// chipmunk
module chipmunk
	#(parameter addrSize = 12)
	(input clk,
	 input reset,
	 input [addrSize-1:0] startPC,
	 input [7:0] dataBus,
	 output [7:0] dataBusWrite,
	 output reg [addrSize-1:0] addrBus,
	 output weMem,
	 output done);
Size in the first run: ~1,300 cells after synthesis, roughly 0.010 mm2 of cells after synthesis.
export LEC_CHECK = 0
export ABC_AREA = 0
export CAP_MARGIN = 20
export CORE_ASPECT_RATIO = 0.5
export CORE_MARGIN = 2
export CORE_UTILIZATION = 72
export CTS_CLUSTER_DIAMETER = 248
export CTS_CLUSTER_SIZE = 99
export PLACE_DENSITY = 0.36
export SLEW_MARGIN = 20
export TNS_END_PERCENT = 20
create_clock -name core_clock -period 2.38 [get_ports {clk}]
run.sh (not shown) runs the stock make flow with config.mk's settings and CLKGATE_MAP_FILE=.
The first run stopped in clock tree synthesis.
Rerun with:
==> flow/config.mk (replaced) <==
export PLATFORM = sky130hd
export DESIGN_NAME = chipmunk
export DESIGN_NICKNAME = chipmunk
export VERILOG_FILES = /design/flow/design.v
export SDC_FILE = /design/flow/constraint.sdc
export NUM_CORES = 4
export LEC_CHECK = 0
export CAP_MARGIN = 20
export CORE_MARGIN = 2
export CORE_UTILIZATION = 68
export SLEW_MARGIN = 20
==> flow/constraint.sdc (replaced) <==
create_clock -name core_clock -period 5.97 [get_ports {clk}]
set_input_delay 1.1940 -clock core_clock [delete_from_list [all_inputs] [get_ports {clk}]]
set_output_delay 1.1940 -clock core_clock [all_outputs]
set_load 0.01 [all_outputs]
Effect:
- This time the run went through all stages and came out clean
- die area increases by about 5%
- area after synthesis does not change
- synthesized cell count does not change
Rerun with:
--- a/flow/config.mk
+++ b/flow/config.mk
@@ -9,3 +9,4 @@
 export CORE_MARGIN = 2
-export CORE_UTILIZATION = 68
+export CORE_UTILIZATION = 60
+export SETUP_SLACK_MARGIN = 1.05
 export SLEW_MARGIN = 20
==> flow/constraint.sdc (replaced) <==
create_clock -name core_clock -period 3.84 [get_ports {clk}]
set_input_delay 0.7680 -clock core_clock [delete_from_list [all_inputs] [get_ports {clk}]]
set_output_delay 0.7680 -clock core_clock [all_outputs]
set_load 0.01 [all_outputs]
After rerunning: The changed run completed and failed the layout checks on setup timing. Final cell count is higher by 17%. Synthesized area is unchanged. Sequential power went up by 52%. Combinational power went up by about 140%. Global-route usage grows by 1.9 points.
Rerun with:
--- a/flow/config.mk
+++ b/flow/config.mk
@@ -7,6 +7,6 @@
 export LEC_CHECK = 0
+export ABC_AREA = 1
 export CAP_MARGIN = 20
 export CORE_MARGIN = 2
-export CORE_UTILIZATION = 60
-export SETUP_SLACK_MARGIN = 1.05
+export CORE_UTILIZATION = 64
 export SLEW_MARGIN = 20
==> flow/constraint.sdc (replaced) <==
create_clock -name core_clock -period 4.34 [get_ports {clk}]
set_input_delay 0.8680 -clock core_clock [delete_from_list [all_inputs] [get_ports {clk}]]
set_output_delay 0.8680 -clock core_clock [all_outputs]
set_load 0.01 [all_outputs]
Result: Now the flow produced a clean layout; sequential share of layout area went up by 5.0 points; final cell count went up by about 5%; worst hold slack gets worse by 38 ps; combinational power went down by about 37%.


Starting RTL as in the previous note.
Design chipmunk, start of the top module:
module chipmunk
	#(parameter addrSize = 12)
	(input clk,
	 input reset,
	 input [addrSize-1:0] startPC,
	 input [7:0] dataBus,
	 output [7:0] dataBusWrite,
	 output reg [addrSize-1:0] addrBus,
	 output weMem,
	 output done);
export LEC_CHECK = 0
export CAP_MARGIN = 10
export CELL_PAD_IN_SITES_DETAIL_PLACEMENT = 1
export CELL_PAD_IN_SITES_GLOBAL_PLACEMENT = 3
export CORE_ASPECT_RATIO = 1.1
export CORE_MARGIN = 8
export CORE_UTILIZATION = 40
export CTS_CLUSTER_DIAMETER = 68
export CTS_CLUSTER_SIZE = 76
export GPL_ROUTABILITY_DRIVEN = 0
export GPL_TIMING_DRIVEN = 1
export HOLD_SLACK_MARGIN = 0.23
export MAX_ROUTING_LAYER = met5
export PLACE_DENSITY = 0.78
export SETUP_SLACK_MARGIN = 0.03
export SLEW_MARGIN = 20
create_clock -name core_clock -period 5.0 [get_ports {clk}]
Change:
- ABC_AREA: not set -> 1
- CAP_MARGIN: 10 -> 20
- CELL_PAD_IN_SITES_DETAIL_PLACEMENT: 1 -> not set
- CELL_PAD_IN_SITES_GLOBAL_PLACEMENT: 3 -> not set
- CORE_ASPECT_RATIO: 1.1 -> not set
- CORE_MARGIN: 8 -> 2
- CORE_UTILIZATION: 40 -> 50
- CTS_CLUSTER_DIAMETER: 68 -> 262
- CTS_CLUSTER_SIZE: 76 -> 97
- GPL_ROUTABILITY_DRIVEN: 0 -> not set
- GPL_TIMING_DRIVEN: 1 -> not set
- HOLD_SLACK_MARGIN: 0.23 -> not set
- MAX_ROUTING_LAYER: met5 -> not set
- PLACE_DENSITY: 0.78 -> 0.36
- SETUP_SLACK_MARGIN: 0.03 -> not set
- TNS_END_PERCENT: not set -> 90
What happened: The new run ran to the end with no violations. Worst setup slack improved by 14 ps. Via count is higher by 6.4%. Sequential share of layout area rises by 1.4 points. Routed wire length fell by 9.8%. Design area falls by 5.7%. First-iteration DRC count grows by 38%. Synthesized area went down by 3.4%. Synthesized cell count goes up by 20%.
Change:
- ABC_AREA: 1 -> not set
- CORE_UTILIZATION: 50 -> 40
- CTS_CLUSTER_DIAMETER: 262 -> not set
- CTS_CLUSTER_SIZE: 97 -> not set
- PLACE_DENSITY: 0.36 -> not set
- TNS_END_PERCENT: 90 -> not set
- clock period: 5.0 -> 4.69 ns (I/O delays scaled with it)
The changed run ran to the end with no violations.
Total power increases by 6.1%.
Utilization falls by 10 points.
Design area grows by 6.8%.
Change:
- CORE_UTILIZATION: 40 -> 65
- clock period: 4.69 -> 3.87 ns (I/O delays scaled with it)
=>
- Now the flow produced a layout that fails on negative setup slack
- cell count decreases slightly
- worst hold slack gains 28 ps
- non-clock buffer count increases by 105
Change:
- CORE_UTILIZATION: 65 -> 68
- clock period: 3.87 -> 4.33 ns (I/O delays scaled with it)
The new run completed and failed the layout checks on negative setup slack.
Global-route usage grows by 0.53 points.
Utilization shrinks by 1.5 points.
Die size shrinks by 4.3%.
First-iteration DRC count shrinks by 6.3%.


chipmunk again, from the RTL that the note above started with.
export LEC_CHECK = 0
export CAP_MARGIN = 20
export CORE_MARGIN = 2
export CORE_UTILIZATION = 20
export GPL_ROUTABILITY_DRIVEN = 1
export MAX_ROUTING_LAYER = met4
export MIN_ROUTING_LAYER = met1
export SLEW_MARGIN = 20
create_clock -name core_clock -period 5.0 [get_ports {clk}]
The first run completed without violations.
==> next run, changes <==
Settings changed: CELL_PAD_IN_SITES_GLOBAL_PLACEMENT set to 3, CORE_UTILIZATION 20 to 40, GPL_ROUTABILITY_DRIVEN 1 to 0, MAX_ROUTING_LAYER met4 to not set, MIN_ROUTING_LAYER met1 to not set.
Outcome: The changed run finished clean; die area shrinks by 49%; non-clock buffer count goes up by 5; critical path depth is higher by 6.
==> next run, changes <==
Settings changed: CELL_PAD_IN_SITES_GLOBAL_PLACEMENT 3 to not set, CORE_UTILIZATION 40 to 60, CTS_CLUSTER_DIAMETER set to 262, CTS_CLUSTER_SIZE set to 97, GPL_ROUTABILITY_DRIVEN 0 to not set, TNS_END_PERCENT set to 15.
After rerunning:
- worst hold slack is about the same
- area after synthesis is unchanged
- die area is lower by about 33%
- routed wire length went down by about 10%
- sequential share of layout area came out higher by 0.48 points
- flip-flop count stays the same
- global-route usage climbs by 10 points
- critical path depth does not change
==> next run, changes <==
Settings changed: CORE_UTILIZATION 60 to 65, CTS_CLUSTER_DIAMETER 262 to not set, CTS_CLUSTER_SIZE 97 to not set, TNS_END_PERCENT 15 to not set.
Clock period 5.0 ns to 3.95 ns, I/O delays scaled along.
Outcome: With this change the flow ran to the end with violations: negative setup slack. Utilization came out higher by 13 points. Worst hold slack gets better by 0.018 ns. Total power came out higher by 38%. Final area came out higher by about 9%. Clock-buffer cell count came out higher by 1. Routed wire length came out higher by about 5%.


chipmunk again, from the RTL that the note above started with.
clock: 2.72 ns
lec_check: 0
abc_area: 1
cap_margin: 20
core_margin: 2
core_utilization: 72
cts_cluster_diameter: 231
cts_cluster_size: 15
place_density_lb_addon: 0.15
setup_slack_margin: 0.79
slew_margin: 20
The first run died in 4_1_cts on DPL-0038.
Change:
ABC_AREA = default   (was 1)
CTS_CLUSTER_DIAMETER = default   (was 231)
CTS_CLUSTER_SIZE = default   (was 15)
PLACE_DENSITY_LB_ADDON = default   (was 0.15)
SETUP_SLACK_MARGIN = default   (was 0.79)
TNS_END_PERCENT = 20   (was default)
clock period = 4.53 ns   (was 2.72 ns; I/O delays follow)
- The new run finished with timing, DRC and antenna clean
- area after synthesis climbs by 3.6%
- die area climbs by 3.4%
- synthesized cell count drops by about 16%
Change:
CORE_UTILIZATION = 40   (was 72)
SETUP_SLACK_MARGIN = 1.34   (was default)
TNS_END_PERCENT = default   (was 20)
clock period = 4.69 ns   (was 4.53 ns; I/O delays follow)
After rerunning: The changed run passed the timing, DRC and antenna checks; routed wire length increases by a few percent; synthesized cell count stays the same; global-route usage decreases by 21 points; total power increases slightly; cell area increases by roughly a tenth; synthesized area stays the same; die size increases by well over a third.
Change:
ABC_AREA = 1   (was default)
CORE_UTILIZATION = 65   (was 40)
CTS_CLUSTER_SIZE = 73   (was default)
SETUP_SLACK_MARGIN = default   (was 1.34)
clock period = 3.68 ns   (was 4.69 ns; I/O delays follow)
After rerunning: The new run finished but fails on setup timing; area after synthesis is lower by 3.4%; total power is higher by 22%; cell count is higher by 7.5%; die size is lower by 40%; sequential power is higher by 28%; setup slack loses 0.45 ns; core utilization is higher by 27 points.
Change:
ABC_AREA = default   (was 1)
CORE_UTILIZATION = 33   (was 65)
CTS_CLUSTER_SIZE = default   (was 73)
clock period = 4.69 ns   (was 3.68 ns; I/O delays follow)
Result:
- This time the run finished with timing, DRC and antenna clean
- worst hold slack improves by 0.038 ns
- core utilization went down by 40 points
- combinational power went down by 28%
Change:
ABC_AREA = 1   (was default)
CORE_UTILIZATION = 68   (was 33)
PLACE_DENSITY = 0.36   (was default)
clock period = 4.17 ns   (was 4.69 ns; I/O delays follow)
Result:
- The new run finished with timing, DRC and antenna clean
- cell area decreases by a few percent
- clock-buffer cell count goes down by 1
- sequential share of layout area increases by 1.2 points
- global-route usage rose by 27 points
- core utilization grows by 40 points
- clock power goes up by about a fifth


job 8242:
chipmunk again, from the RTL that the note above started with.
Settings: LEC_CHECK=0, CAP_MARGIN=20, CORE_MARGIN=2, CORE_UTILIZATION=58, CTS_CLUSTER_DIAMETER=174, CTS_CLUSTER_SIZE=98, HOLD_SLACK_MARGIN=0.06, MAX_ROUTING_LAYER=met5, PLACE_DENSITY=0.41, SETUP_SLACK_MARGIN=-0.55, SLEW_MARGIN=40, TNS_END_PERCENT=20; clock period 5.51 ns.
Changes in job 1570 relative to job 8242:
Settings: CORE_UTILIZATION changed from 58 to 24; TNS_END_PERCENT removed (was 20); HOLD_SLACK_MARGIN changed from 0.06 to 0.1.
Compared with job 8242, in job 1570 detailed route wirelength on metal3 fell 34%; largest net degree at the start of global routing fell about 2.6%; worst path required time rose 0.03 ns.
### job 1570 -> job 5591
Settings: changing CORE_UTILIZATION from 24 to 22; changing SETUP_SLACK_MARGIN from -0.55 to 0.07; setting ABC_AREA to 1 for the first time.
--- outcome ---
Compared with job 1570, instance tally after logic synthesis in job 5591 increased by more than 10%. | sequential share of power | lower: job 1570 |. Job 5591 vs job 1570: number of cells on the worst reg-to-reg path up. Worst hold margin down 0.022 ns in job 5591 wrt job 1570. Compared with job 1570, in job 5591 cell count climbed about 17%, total non-filler cell area in the finished layout dropped about 3%, clock network area share climbed 0.18 points.
[inputs] job 2460 vs job 5591
Settings: CORE_UTILIZATION: 22 -> 24; ABC_AREA: 1 -> unset; CTS_CLUSTER_SIZE: 98 -> unset; CTS_CLUSTER_DIAMETER: 174 -> 44; SETUP_SLACK_MARGIN: 0.07 -> unset.
Findings:
- In the flow results for job 5591 and job 2460, the yosys stat chip area is smaller on job 5591.
- Comparing job 5591 and job 2460, the lower share of synthesized cell area in and, or, nand and nor gates is on job 2460.
- Job 2460 reports its critical path class as reg -> reg while job 5591 reports reg -> out.
- Delta (job 2460 minus job 5591): global-route track usage on met3 -1.4 points, vias per cell has increased, routed wire length shrank by about 6.5%, maximum frequency lost 4.1%, largest fanout of any net on the critical path lost 17.


## v32
chipmunk again, from the RTL that the note above started with.
export LEC_CHECK = 0
export ABC_AREA = 1
export CAP_MARGIN = 0
export CORE_MARGIN = 2
export CORE_UTILIZATION = 66
export CTS_CLUSTER_DIAMETER = 44
export CTS_CLUSTER_SIZE = 79
export MAX_ROUTING_LAYER = met5
export PLACE_DENSITY_LB_ADDON = 0.2
export SLEW_MARGIN = 40
create_clock -name core_clock -period 3.83 [get_ports {clk}]
Status v32: flow complete, layout not clean - negative setup slack
> inputs changed (v32 -> v52)
# v32
export LEC_CHECK = 0
export ABC_AREA = 1
export CAP_MARGIN = 0
export CORE_MARGIN = 2
export CORE_UTILIZATION = 66
export CTS_CLUSTER_DIAMETER = 44
export CTS_CLUSTER_SIZE = 79
export MAX_ROUTING_LAYER = met5
export PLACE_DENSITY_LB_ADDON = 0.2
export SLEW_MARGIN = 40
create_clock -name core_clock -period 3.83 [get_ports {clk}]
# v52
export LEC_CHECK = 0
export ABC_AREA = 1
export CAP_MARGIN = 20
export CORE_MARGIN = 2
export CORE_UTILIZATION = 24
export CTS_CLUSTER_DIAMETER = 44
export CTS_CLUSTER_SIZE = 73
export HOLD_SLACK_MARGIN = 0.28
export MAX_ROUTING_LAYER = met5
export PLACE_DENSITY = 0.42
export SETUP_SLACK_MARGIN = 1.11
export SLEW_MARGIN = 40
create_clock -name core_clock -period 5.09 [get_ports {clk}]
==> comparison <==
v52 reached the final stage; the timing, DRC and antenna checks on its layout passed. [compare] base=v32 new=v52: post-detailed-routing wire length has increased, total non-filler cell area in the finished layout has increased. The routability congestion estimate from global placement reported for v52 is smaller than that of v32 by 20%. Higher maximum fanout along the worst path goes to v32 over v52. Taking v32 as the reference point, the number of antenna violations at the first check in global routing of v52 falls by 2. Sort v52 and v32 by post-placement worst setup slack desc -> top: v52. Re count of multi-input gates: no difference whatsoever between v32 and v52. Compared v52 vs v32, and post-layout minimum cycle time is up in v52.
Relative to v52, the following input files were edited for v11:
# v52
export LEC_CHECK = 0
export ABC_AREA = 1
export CAP_MARGIN = 20
export CORE_MARGIN = 2
export CORE_UTILIZATION = 24
export CTS_CLUSTER_DIAMETER = 44
export CTS_CLUSTER_SIZE = 73
export HOLD_SLACK_MARGIN = 0.28
export MAX_ROUTING_LAYER = met5
export PLACE_DENSITY = 0.42
export SETUP_SLACK_MARGIN = 1.11
export SLEW_MARGIN = 40
create_clock -name core_clock -period 5.09 [get_ports {clk}]
# v11
export LEC_CHECK = 0
export CAP_MARGIN = 0
export CORE_MARGIN = 2
export CORE_UTILIZATION = 66
export CTS_CLUSTER_DIAMETER = 44
export MAX_ROUTING_LAYER = met5
export SLEW_MARGIN = 40
create_clock -name core_clock -period 3.83 [get_ports {clk}]
## What came out
Of v52 and v11, only v52 finishes the flow clean.
v11 ran in full, but the layout does not pass; the checks complain about negative setup slack.
Of v52 and v11, v52 shows the lower total placed instance area, with v11 above it.
When v11 is measured against v52, its maximum net fanout on the critical path turns out 1 higher.
v11 ends up with lower area of the die than v52 does.
A top logic cell family in the synthesized netlist of AND-OR/OR-AND gates is what v11 shows, while simple AND/OR/NAND/NOR gates belongs to v52.
Per the comparison of v11 with v52, total wire length after detailed routing went down about 11%, total power went up 36%.
The lower register share of the cell area came out of v11.
v52 → v11: top achievable clock speed down 0.028 GHz; total via count after detailed routing saw an increase; proportion of power drawn by combinational gates climbed 3.0 points; final period demand of the worst path now sits higher.
[inputs] v13 vs v11
# v11
export LEC_CHECK = 0
export CAP_MARGIN = 0
export CORE_MARGIN = 2
export CORE_UTILIZATION = 66
export CTS_CLUSTER_DIAMETER = 44
export MAX_ROUTING_LAYER = met5
export SLEW_MARGIN = 40
create_clock -name core_clock -period 3.83 [get_ports {clk}]
# v13
export LEC_CHECK = 0
export ABC_AREA = 1
export CAP_MARGIN = 0
export CORE_MARGIN = 2
export CORE_UTILIZATION = 66
export CTS_CLUSTER_DIAMETER = 44
export CTS_CLUSTER_SIZE = 78
export MAX_ROUTING_LAYER = met5
export PLACE_DENSITY_LB_ADDON = 0.2
export SLEW_MARGIN = 40
create_clock -name core_clock -period 3.82 [get_ports {clk}]
[summary]
v13 completed end to end; final checks failed (negative setup slack). v13 reports a higher slew at the pin closest to its max-slew limit than v11 does. Taking v11 over v13, the cell-internal power ratio works out to 1.08. Cmp v13 vs v11: area of the core region lower in v13. v11 leaves less setup margin than v13. v13: relative contribution of the clock network to total power higher than v11. v13 vs. v11: fraction of power spent switching nets now larger, share of total power in combinational logic now smaller.
Setup changes, v13 to v53
# v13
export LEC_CHECK = 0
export ABC_AREA = 1
export CAP_MARGIN = 0
export CORE_MARGIN = 2
export CORE_UTILIZATION = 66
export CTS_CLUSTER_DIAMETER = 44
export CTS_CLUSTER_SIZE = 78
export MAX_ROUTING_LAYER = met5
export PLACE_DENSITY_LB_ADDON = 0.2
export SLEW_MARGIN = 40
create_clock -name core_clock -period 3.82 [get_ports {clk}]
# v53
export LEC_CHECK = 0
export ABC_AREA = 1
export CAP_MARGIN = 0
export CORE_MARGIN = 2
export CORE_UTILIZATION = 24
export CTS_CLUSTER_DIAMETER = 44
export CTS_CLUSTER_SIZE = 73
export HOLD_SLACK_MARGIN = 0.1
export MAX_ROUTING_LAYER = met4
export PLACE_DENSITY = 0.42
export SETUP_SLACK_MARGIN = 1.11
export SLEW_MARGIN = 40
create_clock -name core_clock -period 5.09 [get_ports {clk}]
## What came out
Routed wirelength normalized by instance count is lower on v53. v53 has more setup slack than v13. Cell count: v53 and v13 compared, higher one is v53. v53: no failed stages, no open violations at the end. Sort v53 and v13 by number of vias in the routed layout asc -> top: v53. v53 ends up with a fraction of met3 tracks used by global routing that is 13 points lower than in v13. Summary of the comparison: relative contribution of the clock network to total power is higher in v53, relative to v13. In the reports for v53 and v13, the smaller layout overhead on the synthesized area belongs to v13. Against v13, v53 comes in about 23% lower on clock power. Critical path's slowest cell = sky130_fd_sc_hd__a21oi_2: v13; critical path's slowest cell = sky130_fd_sc_hd__fa_2: v53. Measured against v13, the number of non-clock buffers of v53 comes out at 0.909 times the reference value. On combined buffer and inverter count along the critical path, the lower figure sits with v53, not v13. Relative to v13, worst-path maximum fanout has decreased by 1 in v53.
#### Input delta (v47 over v53)
# v53
export LEC_CHECK = 0
export ABC_AREA = 1
export CAP_MARGIN = 0
export CORE_MARGIN = 2
export CORE_UTILIZATION = 24
export CTS_CLUSTER_DIAMETER = 44
export CTS_CLUSTER_SIZE = 73
export HOLD_SLACK_MARGIN = 0.1
export MAX_ROUTING_LAYER = met4
export PLACE_DENSITY = 0.42
export SETUP_SLACK_MARGIN = 1.11
export SLEW_MARGIN = 40
create_clock -name core_clock -period 5.09 [get_ports {clk}]
# v47
export LEC_CHECK = 0
export ABC_AREA = 1
export CAP_MARGIN = 20
export CORE_MARGIN = 2
export CORE_UTILIZATION = 67
export CTS_CLUSTER_SIZE = 73
export SLEW_MARGIN = 20
create_clock -name core_clock -period 3.87 [get_ports {clk}]
[summary]
On setup slack, v53 beats v47.
Sequential fraction of design power on v47 is up relative to v53.
Summary — number of well taps, v47 relative to v53: lower, by 348.
Part of the total power dissipated in combinational logic: v47 vs v53 down 1.2 points
v47: headroom to the max-slew limit 1.8 points below v53
Looking at wire length the detailed router placed on met1 across v47 and v53, the one that comes out lower is v47.
Placed standard-cell area for v47: about 2.6% down relative to v53
Final weighted congestion of routability-driven global placement: v47 vs v53 up about 28%
[compare] base=v53 new=v47: number of buffers outside the clock class in the layout decreased by 10 relative to the old numbers, overall routed net length decreased by 7700 um relative to the old numbers, final area decreased by 980 sq um relative to the old numbers.
Power is estimated from default activity; no workload was simulated.
